tundra:
## IOTDF
module IOTDF( clk, rst, in_en, iot_in, fn_sel, busy, valid, iot_out);
input          clk;
input          rst;
input          in_en;
input  [7:0]   iot_in;
input  [2:0]   fn_sel;
output         busy;
output         valid;
output [127:0] iot_out;
localparam DES_ENCRYPT = 3'b001;
localparam DES_DECRYPT = 3'b010;
localparam CRC_GEN     = 3'b011;
localparam SORT        = 3'b100;
localparam IDLE    = 2'd0;
localparam LOAD    = 2'd1;
(* fsm_encoding = "auto" *) reg [1:0]   current_state, next_state;
reg [3:0]   load_cnt, load_cnt_next;
reg         load_sel, load_sel_next;
reg [127:0] data_buf0, data_buf0_next;
reg [127:0] data_buf1, data_buf1_next;
reg [1:0]   buffer_full, buffer_full_next;
reg         compute_sel, compute_sel_next;
reg         compute_active, compute_active_next;
reg         busy_reg, busy_reg_next;
reg [127:0] result_reg, result_reg_next;
reg         valid_reg, valid_reg_next;
reg         des_start_reg, des_start_reg_next;
reg         crc_sort_start_reg, crc_sort_start_reg_next;
reg         des_en_reg, des_en_reg_next;
reg         crc_sort_en_reg, crc_sort_en_reg_next;
(* synopsys_clock_gating = "true" *) wire enable;
function automatic [127:0] write_byte;
    input [127:0] word_in;
    input [3:0]  byte_idx;
    input [7:0]  byte_value;
    begin
        write_byte = word_in;
        case (byte_idx)
  ...
Size in the first run: about 140 I/O pins, about 49000 sq um of cells after synthesis.
make LEC_CHECK=0 CAP_MARGIN=5 CELL_PAD_IN_SITES_DETAIL_PLACEMENT=1 CORE_MARGIN=2 CORE_UTILIZATION=42 CTS_CLUSTER_DIAMETER=292 GPL_TIMING_DRIVEN=0 HOLD_SLACK_MARGIN=0.09 MAX_ROUTING_LAYER=met4 PLACE_DENSITY_LB_ADDON=0.2 SLEW_MARGIN=20 TNS_END_PERCENT=100 finish   # period 5.0 ns
run.sh (not shown) runs the stock make flow with config.mk's settings and CLKGATE_MAP_FILE=.
Edits applied to the flow inputs when going from tundra to yarrow:
- CELL_PAD_IN_SITES_DETAIL_PLACEMENT now 2, was 1
- CTS_CLUSTER_DIAMETER now 369, was 292
- CTS_CLUSTER_SIZE now 15, previously not set
- GPL_TIMING_DRIVEN no longer set, was 0
- SLEW_MARGIN now 40, was 20
- HOLD_SLACK_MARGIN now -0.06, was 0.09
- CORE_ASPECT_RATIO now 1.16, previously not set
- CORE_UTILIZATION now 45, was 42
- PLACE_DENSITY_LB_ADDON no longer set, was 0.2
- TNS_END_PERCENT now 95, was 100
- SETUP_SLACK_MARGIN now -0.32, previously not set
- CAP_MARGIN now 15, was 5
- MAX_ROUTING_LAYER no longer set, was met4
Results
Of tundra and yarrow, only tundra finishes the flow clean.
Completing all stages was not enough for yarrow: its layout failed the final checks because of capacitance limit, slew limit.
yarrow: slew of the pin with the lowest slew margin higher than tundra
Between yarrow and tundra, it is yarrow whose static power due to leakage is lower, by 3.7%.
Minimum clock period after layout is lower on tundra
Looking at critical path depth, yarrow sits 4 lower than tundra does.
The final reports for yarrow and tundra show post-route worst hold slack higher in the former.
When yarrow is measured against tundra, its fraction of met3 tracks used by global routing turns out 14 points higher.
Edits applied to the flow inputs when going from yarrow to violet:
- a deleted SETUP_SLACK_MARGIN that had been -0.32
- a deleted CORE_ASPECT_RATIO that had been 1.16
- a change of CELL_PAD_IN_SITES_DETAIL_PLACEMENT from 2 to 1
- a change of CORE_UTILIZATION from 45 to 42
- a change of TNS_END_PERCENT from 95 to 100
- an added PLACE_DENSITY_LB_ADDON of 0.26
- a change of HOLD_SLACK_MARGIN from -0.06 to 0.09
- a change of CAP_MARGIN from 15 to 5
- a change of SLEW_MARGIN from 40 to 20
- an added MAX_ROUTING_LAYER of met4
- a deleted CTS_CLUSTER_SIZE that had been 15
- an added GPL_TIMING_DRIVEN of 0
- an added GPL_ROUTABILITY_DRIVEN of 0
- a change of CTS_CLUSTER_DIAMETER from 369 to 292
violet: PASS, flow complete, no timing, DRC or antenna violations. In the tables for violet and yarrow, required time of the critical path reads lower with yarrow. Compared to yarrow, violet has final-layout fill cell count 2367 higher. Diff yarrow -> violet | fraction of area in clock buffers and inverters | increase of 2.5 points. The master of the slowest instance on the critical path comes out o21ai_0 in one run and clkbuf_1 in the other, namely in yarrow and violet respectively. Compare violet and yarrow | area of the die lower: yarrow. Register-to-register slack delta for violet relative to yarrow: 0.05 ns lower. [compare] base=yarrow new=violet: share of total power in combinational logic now sits lower, global-route wire length before repair went down by 83000 um, routed wire length down about 24%, number of antenna violations at the first check in global routing has decreased. Launching instance or port of the critical path = fn_sel[1]: yarrow; launching instance or port of the critical path = fn_sel[0]: violet. The layout overhead on the synthesized area in violet was higher than what yarrow gave.
Inputs modified between violet and indigo:
- clearing GPL_ROUTABILITY_DRIVEN, which used to be 0
- swapping 1 for 2 in CELL_PAD_IN_SITES_DETAIL_PLACEMENT
- swapping 20 for 40 in SLEW_MARGIN
- swapping 42 for 45 in CORE_UTILIZATION
- clearing HOLD_SLACK_MARGIN, which used to be 0.09
- swapping 292 for 369 in CTS_CLUSTER_DIAMETER
- clearing PLACE_DENSITY_LB_ADDON, which used to be 0.26
- putting CTS_CLUSTER_SIZE at 15 where nothing was set
- swapping 100 for 10 in TNS_END_PERCENT
- putting SETUP_SLACK_MARGIN at -0.32 where nothing was set
- clearing GPL_TIMING_DRIVEN, which used to be 0
- clearing MAX_ROUTING_LAYER, which used to be met4
- swapping 5 for 15 in CAP_MARGIN
--- outcome ---
Going from violet to indigo, hold slack grew by 0.0088 ns, maximum single-stage delay on the critical path shrank by 0.15 ns, portion of the layout cell area used by clock cells shrank by 2.4 points.
violet fits on a die that is larger than the die of indigo.
indigo finished every stage; the final checks, however, were not passed, the failures being capacitance limit.
violet completed every stage of the flow, and the final layout passed the timing, DRC and antenna checks.
| switching portion of total power | indigo vs violet | 5.6 points higher |
Number of global-route vias before repair (violet / indigo): 0.893
Between indigo and violet, it is indigo whose final clock period utilization by the worst path is lower, by 8.5 points.
Relative to violet, the final cell area reported for indigo is lower.
Summary of indigo over violet: number of buffers added by the clock tree synthesis step decreased 29%, inserted tap cell count decreased by 110 relative to the old numbers, via count up 3819.
Power figures rest on the tool's default switching activity, not on a simulated workload.
